Design cu_engine, start of the top module:
module cu_engine (
    input  clk, nrst,
    input  [71:0] filter, 
    input  [23:0] data_in,
    input  [ 8:0] pe_en_ctrl,
    output [15:0] pe_out
);
clock: 3.55 ns
lec_check: 0
abc_area: 1
cap_margin: 20
cell_pad_in_sites_detail_placement: 0
cell_pad_in_sites_global_placement: 3
core_aspect_ratio: 0.78
core_margin: 2
core_utilization: 32
cts_cluster_diameter: 222
cts_cluster_size: 98
gpl_routability_driven: 0
gpl_timing_driven: 0
max_routing_layer: met5
min_routing_layer: met1
place_density: 0.38
setup_slack_margin: -0.33
slew_margin: 0
tns_end_percent: 15
run.sh (not shown) runs the stock make flow with config.mk's settings and CLKGATE_MAP_FILE=.
The first run completed and failed the layout checks on negative setup slack.
Then changed:
- ABC_AREA: 1 -> unset
- CELL_PAD_IN_SITES_DETAIL_PLACEMENT: 0 -> unset
- CELL_PAD_IN_SITES_GLOBAL_PLACEMENT: 3 -> unset
- CORE_ASPECT_RATIO: 0.78 -> unset
- CORE_UTILIZATION: 32 -> 11
- CTS_CLUSTER_DIAMETER: 222 -> unset
- CTS_CLUSTER_SIZE: 98 -> unset
- GPL_ROUTABILITY_DRIVEN: 0 -> unset
- GPL_TIMING_DRIVEN: 0 -> unset
- MAX_ROUTING_LAYER: met5 -> unset
- MIN_ROUTING_LAYER: met1 -> unset
- PLACE_DENSITY: 0.38 -> unset
- SETUP_SLACK_MARGIN: -0.33 -> unset
- SLEW_MARGIN: 0 -> 20
- TNS_END_PERCENT: 15 -> unset
- clock period: 3.55 -> 7.95 ns (I/O delays scaled with it)
Result: The new run went through all stages and came out clean. Area after synthesis shrinks by 5.9%. Die size grows to 2.7 times its value. Routed wire length shrinks by 1.9%. Sequential share of layout area shrinks by 0.12 points. Worst setup slack is better by 2200 ps. Clock-buffer cell count grows by 1. Global-route usage shrinks by 12 points. Core utilization shrinks by 24 points. Cell count grows by 22%. Clock skew shrinks by 8.1 ps.
Then changed:
- CORE_UTILIZATION: 11 -> 51
- clock period: 7.95 -> 5.78 ns (I/O delays scaled with it)
Effect: The changed run ran to the end with violations: negative setup slack; cell area drops by 7.2%; power grows by 36%; wire length decreases by 21%; die size drops by 78%; non-clock buffer count rises by 96; hold slack gets worse by 7.3 ps; via count goes down by 0.52%; sequential power went up by 39%; setup slack degrades by 810 ps; final cell count came out lower by 39%.
Then changed:
- CORE_UTILIZATION: 51 -> 65
- MAX_ROUTING_LAYER: unset -> met4
- clock period: 5.78 -> 5.19 ns (I/O delays scaled with it)
Result:
- The changed run reached the layout checks and failed them: negative setup slack
- combinational power is higher by 27%
- final area went up by 3.9%
- worst setup slack gets worse by 440 ps
- clock-buffer cell count came out higher by 3
- wire length climbs by 1.2%
- worst hold slack is worse by 12 ps
- total power rose by 24%
- first-iteration DRC count is higher by 2.7%
Then changed:
- ABC_AREA: unset -> 1
- CORE_UTILIZATION: 65 -> 68
- MAX_ROUTING_LAYER: met4 -> unset
- PLACE_DENSITY: unset -> 0.36
- clock period: 5.19 -> 6.8 ns (I/O delays scaled with it)
Result: The new run finished clean. Setup slack gets better by 860 ps. Routed wire length grows by 6.3%. Power shrinks by 32%. Combinational power shrinks by 34%. First-iteration DRC count grows by 83%. Clock skew grows by 3.6 ps.
Then changed:
- CORE_UTILIZATION: 68 -> 72
- SETUP_SLACK_MARGIN: unset -> 1.22
- TNS_END_PERCENT: unset -> 5
=>
- The changed run ran to the end with no violations
- setup slack is better by 750 ps
- wire length barely changes
- area after synthesis is unchanged

Setup of run A:
The RTL this note starts from:
==> flow/design.v <==
module pe (
    input clk, en,
    input      [7:0] a, b,
    output reg [15:0] out
);
    always @(posedge clk) begin
        if (en) begin
            out <= a*b;
        end else begin  
            out <= 0;
        end
    end
endmodule
module cu_engine (
    input  clk, nrst,
    input  [71:0] filter, 
    input  [23:0] data_in,
    input  [ 8:0] pe_en_ctrl,
    output [15:0] pe_out
);
    reg [23:0] dff [0:1];
    wire [143:0] psum;
    pe pe00 (.clk(clk), .en(pe_en_ctrl[0]), .a(data_in[ 7: 0]), .b(filter[ 7: 0]), .out(psum[15: 0]));
    pe pe10 (.clk(clk), .en(pe_en_ctrl[1]), .a(data_in[15: 8]), .b(filter[15: 8]), .out(psum[31:16]));
    pe pe20 (.clk(clk), .en(pe_en_ctrl[2]), .a(data_in[23:16]), .b(filter[23:16]), .out(psum[47:32]));
    pe pe01 (.clk(clk), .en(pe_en_ctrl[3]), .a(dff[0][ 7: 0]), .b(filter[31:24]), .out(psum[63:48]));
    pe pe11 (.clk(clk), .en(pe_en_ctrl[4]), .a(dff[0][15: 8]), .b(filter[39:32]), .out(psum[79:64]));
    pe pe21 (.clk(clk), .en(pe_en_ctrl[5]), .a(dff[0][23:16]), .b(filter[47:40]), .out(psum[95:80]));
    pe pe02 (.clk(clk), .en(pe_en_ctrl[6]), .a(dff[1][ 7: 0]), .b(filter[55:48]), .out(psum[111: 96]));
    pe pe12 (.clk(clk), .en(pe_en_ctrl[7]), .a(dff[1][15: 8]), .b(filter[63:56]), .out(psum[127:112]));
    pe pe22 (.clk(clk), .en(pe_en_ctrl[8]), .a(dff[1][23:16]), .b(filter[71:64]), .out(psum[143:128]));
    always @(posedge clk) begin
        if (!nrst) begin
            dff[0] <= 0;
            dff[1] <= 0;
        end else begin
            dff[0] <= data_in;
            dff[1] <= dff[0]; 
        end
    end
    assign pe_out = psum[15:0] + psum[31:16] + psum[47:32] + psum[63:48] + psum[79:64] + psum[95:80] + psum[111:96] + psum[127:112] + psum[143:128];
endmodule
export LEC_CHECK = 0
export ABC_AREA = 1
export CAP_MARGIN = 0
export CELL_PAD_IN_SITES_DETAIL_PLACEMENT = 0
export CELL_PAD_IN_SITES_GLOBAL_PLACEMENT = 3
export CORE_ASPECT_RATIO = 0.91
export CORE_MARGIN = 2
export CORE_UTILIZATION = 32
export CTS_CLUSTER_DIAMETER = 210
export GPL_ROUTABILITY_DRIVEN = 0
export GPL_TIMING_DRIVEN = 1
export MAX_ROUTING_LAYER = met4
export MIN_ROUTING_LAYER = met1
export SETUP_SLACK_MARGIN = 0.21
export SLEW_MARGIN = 20
export TNS_END_PERCENT = 60
create_clock -name core_clock -period 10.6 [get_ports {clk}]
Setup changes, run A to run B
Settings: removing CTS_CLUSTER_DIAMETER (formerly 210); changing CELL_PAD_IN_SITES_GLOBAL_PLACEMENT from 3 to 0; removing TNS_END_PERCENT (formerly 60); changing CORE_UTILIZATION from 32 to 66; changing SETUP_SLACK_MARGIN from 0.21 to 0.84; changing CAP_MARGIN from 0 to 20; removing ABC_AREA (formerly 1); changing the clock period (ns, I/O delays scaled along) from 10.6 to 5.32.
[summary]
- | register area | run B vs run A | ≈ equal |
- What the final checks of run B revealed, after a flow that finished every stage, was a layout that fails on negative setup slack.
- Comparing run A and run B, the lower clock tree skew after final layout is on run B.
- Looking at routed metal-1 wire length, run B sits 31% lower than run A does.
- Diff run A -> run B: utilization increased by 45 points relative to the old numbers; count of cell instances traversed by the critical path increased by 2 relative to the old numbers; global-route usage increased by 14 points relative to the old numbers.
- The run showing the smaller power share of the combinational group is run A.
- Of run A and run B, the run reporting the lower total non-filler cell area in the finished layout was run A.
- Run B: number of cells on the worst hold path 1 below run A
> inputs changed (run B -> run C)
Settings: CORE_UTILIZATION: 66 -> 68; SETUP_SLACK_MARGIN: 0.84 -> unset; MAX_ROUTING_LAYER: met4 -> met5; CORE_MARGIN: 2 -> 3; CTS_CLUSTER_SIZE: unset -> 33; the clock period (ns, I/O delays scaled along): 5.32 -> 2.13.
--- outcome ---
- Against run B, vertical die dimension in run C fell slightly.
- Compared with run B, run C shows a worst slack at placement that is 2.58 ns lower.
- Run C | ERROR | global routing
- Ran to the end and failed final checks on negative setup slack: run B.
- Between run B and run C, pre-placement core utilization increased.
- | post-CTS setup buffer count | run C vs run B | 62 higher |
- Going from run B to run C, die size fell by 400 µm², detailed placer's ending HPWL rose by 11%, number of enable flip-flop cells stayed essentially flat.
- Comparing run C against run B, there is no change at all in count of boundary I/O pins.
What run D does differently from run C at the input level:
Settings: removing CELL_PAD_IN_SITES_GLOBAL_PLACEMENT (formerly 0); removing MAX_ROUTING_LAYER (formerly met5); removing CELL_PAD_IN_SITES_DETAIL_PLACEMENT (formerly 0); removing MIN_ROUTING_LAYER (formerly met1); removing GPL_ROUTABILITY_DRIVEN (formerly 0); changing CORE_MARGIN from 3 to 2; changing CORE_UTILIZATION from 68 to 44; removing GPL_TIMING_DRIVEN (formerly 1); removing CORE_ASPECT_RATIO (formerly 0.91); removing CTS_CLUSTER_SIZE (formerly 33); changing the clock period (ns, I/O delays scaled along) from 2.13 to 6.07.
[summary]
- Run D | stages: all done | timing, DRC, antenna: all pass
- Taking run C as the reference, in run D setup slack at placement picked up an extra 2.79 ns; row count picked up an extra about 32%; die outline width picked up an extra 37 µm.
- NOTE: number of setup buffers added after CTS in run D falls short of that of run C
- Across both runs, effective utilization at floorplan was lower for run D than for run C.
- Die: run D bigger than run C
- Run D against run C: placement-stage cell area down about 13%; post-cts repair resize count saw a decrease; detailed-placement wirelength estimate fell 5800 µm.

== build 86 ==
RTL: the design.v shown in full above, as it stands there.
Settings: LEC_CHECK=0, CAP_MARGIN=15, CORE_MARGIN=2, CORE_UTILIZATION=68, CTS_CLUSTER_DIAMETER=362, CTS_CLUSTER_SIZE=61, HOLD_SLACK_MARGIN=-0.09, MAX_ROUTING_LAYER=met4, SETUP_SLACK_MARGIN=1.0, SLEW_MARGIN=20, TNS_END_PERCENT=5; clock period 3.99 ns.
STATUS run=build 86 STAGES=ALL_DONE FINAL_CHECKS=FAILED CAUSE=setup timing
#### Input delta (build 34 over build 86)
- a change of CTS_CLUSTER_SIZE from 61 to 35
- a deleted TNS_END_PERCENT that had been 5
- a change of CTS_CLUSTER_DIAMETER from 362 to 29
- a deleted HOLD_SLACK_MARGIN that had been -0.09
--- outcome ---
Build 34 | ERROR | global routing (5_1_grt)
Between build 86 and build 34, the difference in number of distinct library cells after synthesis is negligible.
Build 86 and build 34 ended up with roughly the same net count after synthesis.
The number of placed instances, taps included was comparable across build 86 and build 34.
The lower quantity of gates resized following cts of build 86 and build 34 is in build 86.
Chip area estimate from yosys synthesis: build 34 vs build 86 identical
Sort build 86 and build 34 by worst slack after detailed placement, descending, and build 34 comes first.
From build 86 to build 34, synthesized instance count did not move at all.
Edits applied to the flow inputs when going from build 34 to build 61:
- clearing MAX_ROUTING_LAYER, which used to be met4
- swapping 15 for 20 in CAP_MARGIN
- swapping 68 for 40 in CORE_UTILIZATION
- clearing CTS_CLUSTER_SIZE, which used to be 35
- clearing SETUP_SLACK_MARGIN, which used to be 1.0
- clearing CTS_CLUSTER_DIAMETER, which used to be 29
- swapping 3.99 for 6.2 in the clock period (ns, I/O delays scaled along)
==> results <==
Build 61 completed; timing, DRC and antenna clean
Build 61: number of standard-cell rows in the floorplan is about 30% higher than what build 34 reported.
Summary — setup slack after placement, build 61 relative to build 34: higher, by 1360 ps.
Higher total placed cells including tap cells goes to build 34 over build 61.
Build 61 against build 34: sum of net half-perimeters after detailed placement went down 8.9%; number of gates given a new drive strength after cts went down 825; vertical extent of the die went up about 30%.
Going from build 34 to build 61, the die area was enlarged.
diff inputs: build 61 => build 45
- an added CTS_CLUSTER_DIAMETER of 334
- an added TNS_END_PERCENT of 35
- an added CTS_CLUSTER_SIZE of 98
Findings:
Changes observed in build 45 relative to build 61: routed via count has remained practically unchanged; highest clock rate has increased; flip-flop and latch count has remained practically unchanged; multi-input combinational area share has remained practically unchanged.
Changes in build 87 relative to build 45:
- putting PLACE_DENSITY_LB_ADDON at 0.07 where nothing was set
- clearing CTS_CLUSTER_SIZE, which used to be 98
- swapping 2 for 9 in CORE_MARGIN
- clearing TNS_END_PERCENT, which used to be 35
- clearing CTS_CLUSTER_DIAMETER, which used to be 334
--- outcome ---
- The clock edge transition at the registers on the reported setup and hold paths on build 45 is in line with that on build 87.
- Higher worst path setup slack after routing was reported by build 45, not build 87.
- Combined global-route utilization of all metal layers: build 87 vs build 45 down 1.3 points

== job 5693 ==
// cu_engine: RTL as listed in full above, without the edits since
make LEC_CHECK=0 CAP_MARGIN=20 CORE_MARGIN=2 CORE_UTILIZATION=66 CTS_CLUSTER_DIAMETER=330 CTS_CLUSTER_SIZE=99 PLACE_DENSITY=0.35 SLEW_MARGIN=20 TNS_END_PERCENT=5 finish   # period 3.81 ns
Job 5693 -> stages 100% | layout checks FAIL | setup timing
diff inputs: job 5693 => job 3751
- changing CORE_UTILIZATION from 66 to 71
- setting SETUP_SLACK_MARGIN to -0.19 for the first time
- setting ABC_AREA to 1 for the first time
Findings:
Job 3751 has more setup slack than job 5693.
Number of buffers and inverters on the critical path ends up higher on job 5693.
Stage delay of the slowest cell on the critical path up 0.14 ns in job 3751 wrt job 5693
Although it ran to completion, job 3751 produced a layout that fails the final checks because of setup timing.
Going from job 5693 to job 3751, worst slack at placement grows by 0.26 ns.
A standard cell with the maximum stage delay on the critical path of sky130_fd_sc_hd__fa_2 is what job 3751 shows, while sky130_fd_sc_hd__fa_1 belongs to job 5693.
Job 3751: hold slack 0.022 ns below job 5693

Setup of pepper:
RTL: the design.v shown in full above, as it stands there.
clock: 8.76 ns
lec_check: 0
abc_area: 0
cap_margin: 0
cell_pad_in_sites_detail_placement: 1
cell_pad_in_sites_global_placement: 0
core_margin: 5
core_utilization: 24
cts_cluster_diameter: 399
gpl_routability_driven: 0
hold_slack_margin: 0.2
max_routing_layer: met4
min_routing_layer: met1
place_density: 0.58
setup_slack_margin: 2.18
slew_margin: 5
> inputs changed (pepper -> cedar)
- CELL_PAD_IN_SITES_DETAIL_PLACEMENT: 1 -> unset
- SETUP_SLACK_MARGIN: 2.18 -> unset
- CORE_UTILIZATION: 24 -> 72
- MAX_ROUTING_LAYER: met4 -> unset
- MIN_ROUTING_LAYER: met1 -> unset
- CTS_CLUSTER_SIZE: unset -> 11
- SLEW_MARGIN: 5 -> 20
- HOLD_SLACK_MARGIN: 0.2 -> 0.29
- ABC_AREA: 0 -> 1
- CTS_CLUSTER_DIAMETER: 399 -> unset
- CELL_PAD_IN_SITES_GLOBAL_PLACEMENT: 0 -> unset
- CORE_MARGIN: 5 -> 2
- TNS_END_PERCENT: unset -> 10
- PLACE_DENSITY: 0.58 -> unset
- the clock period (ns, I/O delays scaled along): 8.76 -> 3.7
Findings:
The flow completed for cedar, but it is not clean: the layout still shows setup timing.
Power: cedar draws more than pepper
Diff pepper -> cedar: register-to-register slack decreased 4.65 ns; initial standard-cell utilization of the core increased 49 points.
cedar against pepper: count of placed standard cells including taps up 6.8%, buffer count from post-CTS setup fixing down 2, relative slew slack down 8.1 points.
cedar vs pepper, uppermost signal routing layer after detailed routing: met5 vs met4
What ember does differently from cedar at the input level:
- CTS_CLUSTER_SIZE: 11 -> 50
- CAP_MARGIN: 0 -> 20
- MAX_ROUTING_LAYER: unset -> met4
- PLACE_DENSITY: unset -> 0.67
- ABC_AREA: 1 -> unset
- GPL_ROUTABILITY_DRIVEN: 0 -> unset
- TNS_END_PERCENT: 10 -> unset
- HOLD_SLACK_MARGIN: 0.29 -> unset
- the clock period (ns, I/O delays scaled along): 3.7 -> 5.11
### Flow results
ember finished every stage; the final checks, however, were not passed, the failures being setup timing. Register area: ember vs cedar, no meaningful difference. The synthesized cell count in ember is 0.74 times that in cedar. Summary: with cedar as the reference, final cell count in ember moved down by more than 10%. Clock latency of the later-clocked register in the worst-skew pair ends up lower on ember.
The following lists how xenon was set up differently from ember:
- MAX_ROUTING_LAYER no longer set, was met4
- TNS_END_PERCENT now 10, previously not set
- CTS_CLUSTER_SIZE no longer set, was 50
- GPL_ROUTABILITY_DRIVEN now 0, previously not set
- PLACE_DENSITY no longer set, was 0.67
- ABC_AREA now 1, previously not set
- the clock period (ns, I/O delays scaled along) now 3.7, was 5.11
[summary]
- Layout checks on xenon: not met. Flow itself completed; violations: setup timing.
- Between ember and xenon, the flow reports length of routed wiring on met1 increasing by more than 10%.
- Between ember and xenon, the count of buffers not belonging to the clock network in the layout is higher for xenon.
- Top routing layer in use: met5 -> xenon, met4 -> ember
- ember → xenon: cell area after layout saw an increase; multi-input logic portion of the cell area saw a decrease.
- Comparing the two runs side by side, xenon comes out behind ember on first-pass GRT wire length.
- xenon vs. ember: number of antenna cells inserted -2; cell count +28%; power spent charging and discharging nets +98%; setup slack -1.0 ns; power in combinational cells +86%.
- Relative to ember, the sequential share of layout area of xenon is lower by 1.1 points.
#### Input delta (indigo over xenon)
- GPL_ROUTABILITY_DRIVEN no longer set, was 0
- TNS_END_PERCENT no longer set, was 10
- ABC_AREA no longer set, was 1
- CORE_UTILIZATION now 66, was 72
- the clock period (ns, I/O delays scaled along) now 5.08, was 3.7
--- outcome ---
- The flow for indigo finished, though final verification flagged setup timing.
- Final-report setup violation count down 92 in indigo wrt xenon
- Looking at combinational power across indigo and xenon, the one that comes out higher is xenon.
- Measured against xenon, the average wire per cell in the routed design of indigo comes out at 0.883 times the reference value.
- Comparing indigo and xenon, the lower relative contribution of sequential cells to total power is on xenon.
- Diff xenon -> indigo | setup slack at placement | increase of 0.72 ns
- Taking indigo as 1.0, xenon lands at 3.6 on first-iteration DRC count.
No activity file was given, so power comes from the tool's default toggle rates.
